== run 1 ==
==> flow/design.v <==
`timescale 1ns/1ns
module adder_1(input[11:0] a ,output[11:0] out);
	wire[11:0] b = 12'b000000000001;
	assign out = a + b;
endmodule
module adder(input[11:0] a , b , output[11:0] out);
	assign out = a + b ;
endmodule
`timescale 1ns/1ns
module alu(input[2:0] fun , input[7:0] a,b ,input cin , output logic[7:0] out , output logic zero,cout);
	always @(fun,a,b,cin)begin
    cout = 1'b0;
    case(fun)
      3'b000 : {cout,out} = a + b ;
      3'b001 : {cout,out} = a + b + cin;
      3'b010 : {cout,out} = a - b;
		  3'b011 : {cout,out} = a - b + cin;
		  3'b100 : out = a & b;
		  3'b101 : out = a | b;
		  3'b110 : out = a ^ b;
		  3'b111 : out = ~(a & b);
    endcase
	end
  assign zero = (out == 8'b0) ? 1 : 0;
endmodule
module controller(input[5:0] code,input ze,c,rst,output reg pop,push,memorywrite,memoryread,writeReg,selRR2,selALU2,selpc,ldz,ldc,selz,selc,output reg [1:0] selWD,selRet,output reg [2:0]ALUfn);
  always @(ze,c,code,rst)begin
    pop <= 1'b0;
    push <= 1'b0;
    memorywrite <= 1'b0;
    memoryread <= 1'b0;
    writeReg<= 1'b0;
    selRR2<= 1'b0;
    selALU2<= 1'b0;
    selRet<= 2'b00;
    selpc<= 1'b0;
    ldz<= 1'b0;
    ldc<= 1'b0;
    selz <= 1'b0;
    selc <= 1'b0;
    selWD<= 2'b00;
    ALUfn <= 3'b000;
    if (~rst)begin
    if (code[5:4] == 2'b00) begin
      ALUfn <= code[3:1];
      ldz <= 1'b1;
      ldc <= 1'b1;
      selALU2 <= 1'b1;
      writeReg <= 1'b1;
    end
    if (code [5:4] == 2'b01) begin
      ALUfn <= code[3:1];
      ldz <= 1'b1;
      ldc <= 1'b1;
      writeReg <= 1'b1;
    end
    if (code[5:3] == 3'b110) begin
      selz <= 1'b1;
      selc <= 1'b1;
      ldz <= 1'b1;
      ldc <= 1'b1;
      selWD <= 2'b10;
      writeReg <= 1'b1;
    end
    if (code[5:3] == 3'b100) begin
      selRR2 <= 1'b1;
      ALUfn <= 3'b000;
      if (code [2:1] == 2'b00) begin
        memoryread <= 1'b1;
        selWD<= 2'b01;
        writeReg <= 1'b1;
      end
      if (code [2:1] == 2'b01)begin
        memorywrite<= 1'b1;
      end
    end
    if (code[5:3] == 3'b101) begin
      case(code[2:1])
        2'b00 : selpc <= ze?1:0;
        2'b01 : selpc <= ze?0:1;
        2'b10 : selpc <= c?1:0;
        2'b11 : selpc <= c?0:1;
      endcase
    end
    if (code[5:2] == 4'b1110)begin
      selRet <= 2'b10;
      selpc <= 1'b1;
      if (code[1] == 1'b1)
        push <= 1'b1;
    end
    if (code[5:0] == 6'b111100) begin
      pop <= 1'b1;
      selRet <=2'b01;
    end
    end
  end
endmodule
`timescale 1ns / 1ns
module signExtender(extend, extended );
	input[7:0] extend;
	output[11:0] extended;
	assign extended[7:0] = extend[7:0];
	assign extended[11:8] = {4{extend[7]}};
endmodule
module ff(input in,ld,clk,rst,output logic out);
  always@(posedge clk,posedge rst) begin
    if(rst)
      out <= 1'b0;
    else if(ld)
      out <= in;
  end
endmodule
`timescale 1ns/1ns
module mux2_12(input[11:0] a , b ,input sel , output[11:0] out);
	assign out = (sel) ? b : a ;
endmodule
module mux2_8(input[7:0] a , b , input sel , output[7:0] out);
	assign out = (sel) ? b : a ;
endmodule
module mux2_3(input[2:0] a , b , input sel , output[2:0] out);
	assign out = (sel) ? b : a ;
endmodule
module mux2_1(input a , b , input sel , output out);
	assign out = (sel) ? b : a ;
endmodule
module mux3(input[7:0] a , b , c,input[1:0] sel,output[7:0] out);
  assign out = (sel == 2'b00)?a:(sel == 2'b01)? b:c;
endmodule
module mux3_12(input[11:0] a , b , c,input[1:0] sel,output[11:0] out);
  assign out = (sel == 2'b00)?a:(sel == 2'b01)? b:c;
endmodule
module pc(input[11:0] in,input clk,rst,output logic[11:0] pc);
  always@(posedge clk,posedge rst)begin
    if (rst)
      pc <= 12'b0;
    else
      pc <= in;
  end
endmodule
module registerFile(input[2:0] RR1,RR2,WR,input[7:0] WD,input W,clk,rst,output logic [7:0] RD1,RD2);
  logic[7:0][7:0] registers;
  assign RD1 = registers[RR1];
  assign RD2 = registers[RR2];
  always @(posedge clk,posedge rst)begin
    if (rst)
      registers <= '0;
    else if (W)
      registers[WR] <= WD;
  end
endmodule
`timescale 1ns/1ns
module shiftReg(input[7:0] Data,input[2:0]sc,input[1:0]fn,output logic[7:0] out,output logic c,z);
  logic [15:0] rotl, rotr;
  assign rotl = {Data, Data} << sc;
  assign rotr = {Data, Data} >> sc;
  always@(*)begin
    c = 1'b0;
    case (fn)
      2'b00 : begin
        out = Data << sc;
        if (sc != 3'd0) c = Data[3'd0 - sc];
      end
      2'b01 : begin
        out = Data >> sc;
        if (sc != 3'd0) c = Data[sc - 3'd1];
      end
      2'b10 : out = rotl[15:8];
      default : out = rotr[7:0];
    endcase
  end
  assign z = out?0:1;
endmodule
module stack(input[11:0] in,input push,pop,clk,rst,output logic[11:0] out);
  logic[7:0][11:0] memory;
  assign out = memory[0];
  always@(posedge clk,posedge rst)begin
    if (rst)
      memory <= '0;
    else begin
      if(pop)begin
        for (int i=1; i<8; i++)begin
          memory[i-1] <= memory[i];
        end
        memory[7] <= 12'b0;
      end
      else if (push)begin
        for (int i=0; i<7; i++)begin
          memory[7-i] <= memory[6-i];
        end
        memory[0] <= in;
      end
    end
  end
endmodule
module datapath(input pop,push,memorywrite,memoryread,writeReg,selRR2,selALU2,selpc,ldz,ldc,selz,selc,input [1:0] selWD,selRet,input  [2:0]ALUfn,input clk,rst, output ze,c,output [5:0] code,
                output [11:0] imem_addr, input [18:0] imem_data, output [7:0] dmem_addr, dmem_wdata, input [7:0] dmem_rdata);
  wire [11:0] pc_1 , ret;
  stack Stack(pc_1,push,pop,clk,rst,ret);
  wire[11:0] f_pc,next_pc;
  wire [18:0] ins;
  mux3_12 pc_ret(f_pc , ret , ins[11:0] , selRet ,next_pc);
  wire[11:0] pc;
  pc PC(next_pc ,clk,rst,pc);
  assign imem_addr = pc;
  assign ins = imem_data;
  wire [11:0]extended;
  signExtender Ex(ins[7:0], extended );
  adder_1 In(pc ,pc_1);
  wire[11:0] apc;
  adder Add(pc_1 , extended , apc);
  mux2_12 pc1_apc(pc_1 , apc , selpc , f_pc);
  wire [2:0] RR2;
  mux2_3 sel_RR2(ins[7:5] , ins[13:11] , selRR2, RR2);
  wire [7:0] Out,RD,ALUOut,WD;
  mux3 sel_WD( ALUOut,RD,Out, selWD,WD);
  wire[7:0] RD1,RD2;
  registerFile RF(ins[10:8],RR2,ins[13:11],WD,writeReg,clk,rst,RD1,RD2);
  wire[7:0] ALU2;
  mux2_8 sel_ALU2(ins[7:0] , RD2, selALU2,ALU2);
  wire zero,carry;
  alu Alu(ALUfn ,RD1,ALU2 ,c ,ALUOut ,zero,carry);
  wire shc,shz;
  shiftReg Shr(RD1,ins[7:5],ins[15:14],Out,shc,shz);
  wire ff1;
  mux2_1 sel_z(zero,shz,selz , ff1);
  ff ff_z(ff1,ldz,clk,rst,ze);
  wire ff2;
  mux2_1 sel_c(carry,shc,selc , ff2);
  ff ff_c(ff2,ldc,clk,rst,c);
  assign dmem_addr = ALUOut;
  assign dmem_wdata = RD2;
  assign RD = dmem_rdata;
  assign code = ins[18:13];
endmodule
`timescale 1ns/1ns
module CPU(input clk,rst,
           output [11:0] imem_addr, input [18:0] imem_data,
           output [7:0] dmem_addr, dmem_wdata, output dmem_we, dmem_re, input [7:0] dmem_rdata);
  wire pop,push,memorywrite,memoryread,writeReg,selRR2,selALU2,selpc,ldz,ldc,selz,selc;
  wire[1:0] selWD,selRet;
  wire[2:0] ALUfn;
  wire ze,c;
  wire[5:0] code;
  datapath dp(pop,push,memorywrite,memoryread,writeReg,selRR2,selALU2,selpc,ldz,ldc,selz,selc,selWD,selRet,ALUfn,clk,rst, ze,c,code,
              imem_addr, imem_data, dmem_addr, dmem_wdata, dmem_rdata);
  controller cl( code, ze,c,rst, pop,push,memorywrite,memoryread,writeReg,selRR2,selALU2,selpc,ldz,ldc,selz,selc,selWD,selRet,ALUfn);
  assign dmem_we = memorywrite;
  assign dmem_re = memoryread;
endmodule
Settings: LEC_CHECK=0, ABC_AREA=1, CAP_MARGIN=10, CELL_PAD_IN_SITES_DETAIL_PLACEMENT=0, CORE_ASPECT_RATIO=1.04, CORE_MARGIN=2, CORE_UTILIZATION=69, CTS_CLUSTER_DIAMETER=124, MIN_ROUTING_LAYER=met1, PLACE_DENSITY_LB_ADDON=0.18, SLEW_MARGIN=20, TNS_END_PERCENT=55; clock period 5.78 ns.
run.sh (not shown) runs the stock make flow with config.mk's settings and CLKGATE_MAP_FILE=.
Run 1 completed end to end; final checks failed (setup timing).
Setup changes, run 1 to run 2
==> flow/config.mk <==
export PLATFORM = sky130hd
export DESIGN_NAME = CPU
export DESIGN_NICKNAME = CPU
export VERILOG_FILES = /design/flow/design.v
export SDC_FILE = /design/flow/constraint.sdc
export NUM_CORES = 4
export LEC_CHECK = 0
export ABC_AREA = 1
export CAP_MARGIN = 10
export CELL_PAD_IN_SITES_DETAIL_PLACEMENT = 0
export CORE_ASPECT_RATIO = 1.82
export CORE_MARGIN = 2
export CORE_UTILIZATION = 50
export CTS_CLUSTER_DIAMETER = 177
export CTS_CLUSTER_SIZE = 98
export MIN_ROUTING_LAYER = met1
export SLEW_MARGIN = 20
export TNS_END_PERCENT = 15
==> flow/constraint.sdc <==
create_clock -name core_clock -period 5.66 [get_ports {clk}]
set_input_delay 1.1320 -clock core_clock [delete_from_list [all_inputs] [get_ports {clk}]]
set_output_delay 1.1320 -clock core_clock [all_outputs]
set_load 0.01 [all_outputs]
==> comparison <==
In the metrics for run 2 and run 1, the one carrying the higher power share of the combinational group is run 1.
Compared run 2 vs run 1, and clock share of power is up in run 2.
Fraction of power consumed by sequential logic: run 2 vs run 1, no meaningful difference
Amount of wire on met3 after detailed routing down 3700 um in run 2 wrt run 1
[compare] base=run 1 new=run 2: first-iteration DRC count has decreased; cell area has increased; instance count of the mapped netlist has remained practically unchanged; count of pins on the block boundary has remained practically unchanged.
In run 2, setup slack is higher than in run 1.
Between run 2 and run 1, the difference in clock-pin slew reported for the worst setup and hold paths after clock tree synthesis is negligible.
Every stage of run 2 finished as expected; the final checks, on the other hand, flagged setup timing, which means the layout fails.
For run 3, these inputs were changed with respect to run 2:
==> flow/config.mk <==
export PLATFORM = sky130hd
export DESIGN_NAME = CPU
export DESIGN_NICKNAME = CPU
export VERILOG_FILES = /design/flow/design.v
export SDC_FILE = /design/flow/constraint.sdc
export NUM_CORES = 4
export LEC_CHECK = 0
export CAP_MARGIN = 20
export CORE_MARGIN = 2
export CORE_UTILIZATION = 40
export SLEW_MARGIN = 20
==> flow/constraint.sdc <==
create_clock -name core_clock -period 7.5 [get_ports {clk}]
set_input_delay 1.5000 -clock core_clock [delete_from_list [all_inputs] [get_ports {clk}]]
set_output_delay 1.5000 -clock core_clock [all_outputs]
set_load 0.01 [all_outputs]
Findings:
No stage failed in run 3, and the final checks on the layout all came back clean. [compare] base=run 2 new=run 3: net switching share of the total power went down 0.77 points, final wirelength went down about 10%, number of multi-input combinational cells went down about 15%.
> inputs changed (run 3 -> run 4)
-- flow/config.mk --
<<< run 3, line 9
export CORE_MARGIN = 2
export CORE_UTILIZATION = 40
export SLEW_MARGIN = 20
>>> run 4, line 9
export CORE_MARGIN = 2
export CORE_UTILIZATION = 64
export SLEW_MARGIN = 20
==> flow/constraint.sdc <==
create_clock -name core_clock -period 9.81 [get_ports {clk}]
set_input_delay 1.9620 -clock core_clock [delete_from_list [all_inputs] [get_ports {clk}]]
set_output_delay 1.9620 -clock core_clock [all_outputs]
set_load 0.01 [all_outputs]
Notes after the runs:
- Run 3 | stages: all done | timing, DRC, antenna: all pass
- Run 4 did not stop at any stage, and its layout met the timing, DRC and antenna checks.
- Run 3 vs run 4, launching element of the worst setup path: imem_data[16] vs imem_data[17]
- Number of gates on the worst path with buffers counted sits higher in run 4 than in run 3.
- Summary of run 4 over run 3: overall power after layout decreased about 30%; power dissipated by switching net loads lower; final non-filler cell area decreased 1300 um^2.
- The global-route usage over all layers in run 4 sits 11 points above the value recorded for run 3.
Power and IR drop assume default switching activity.
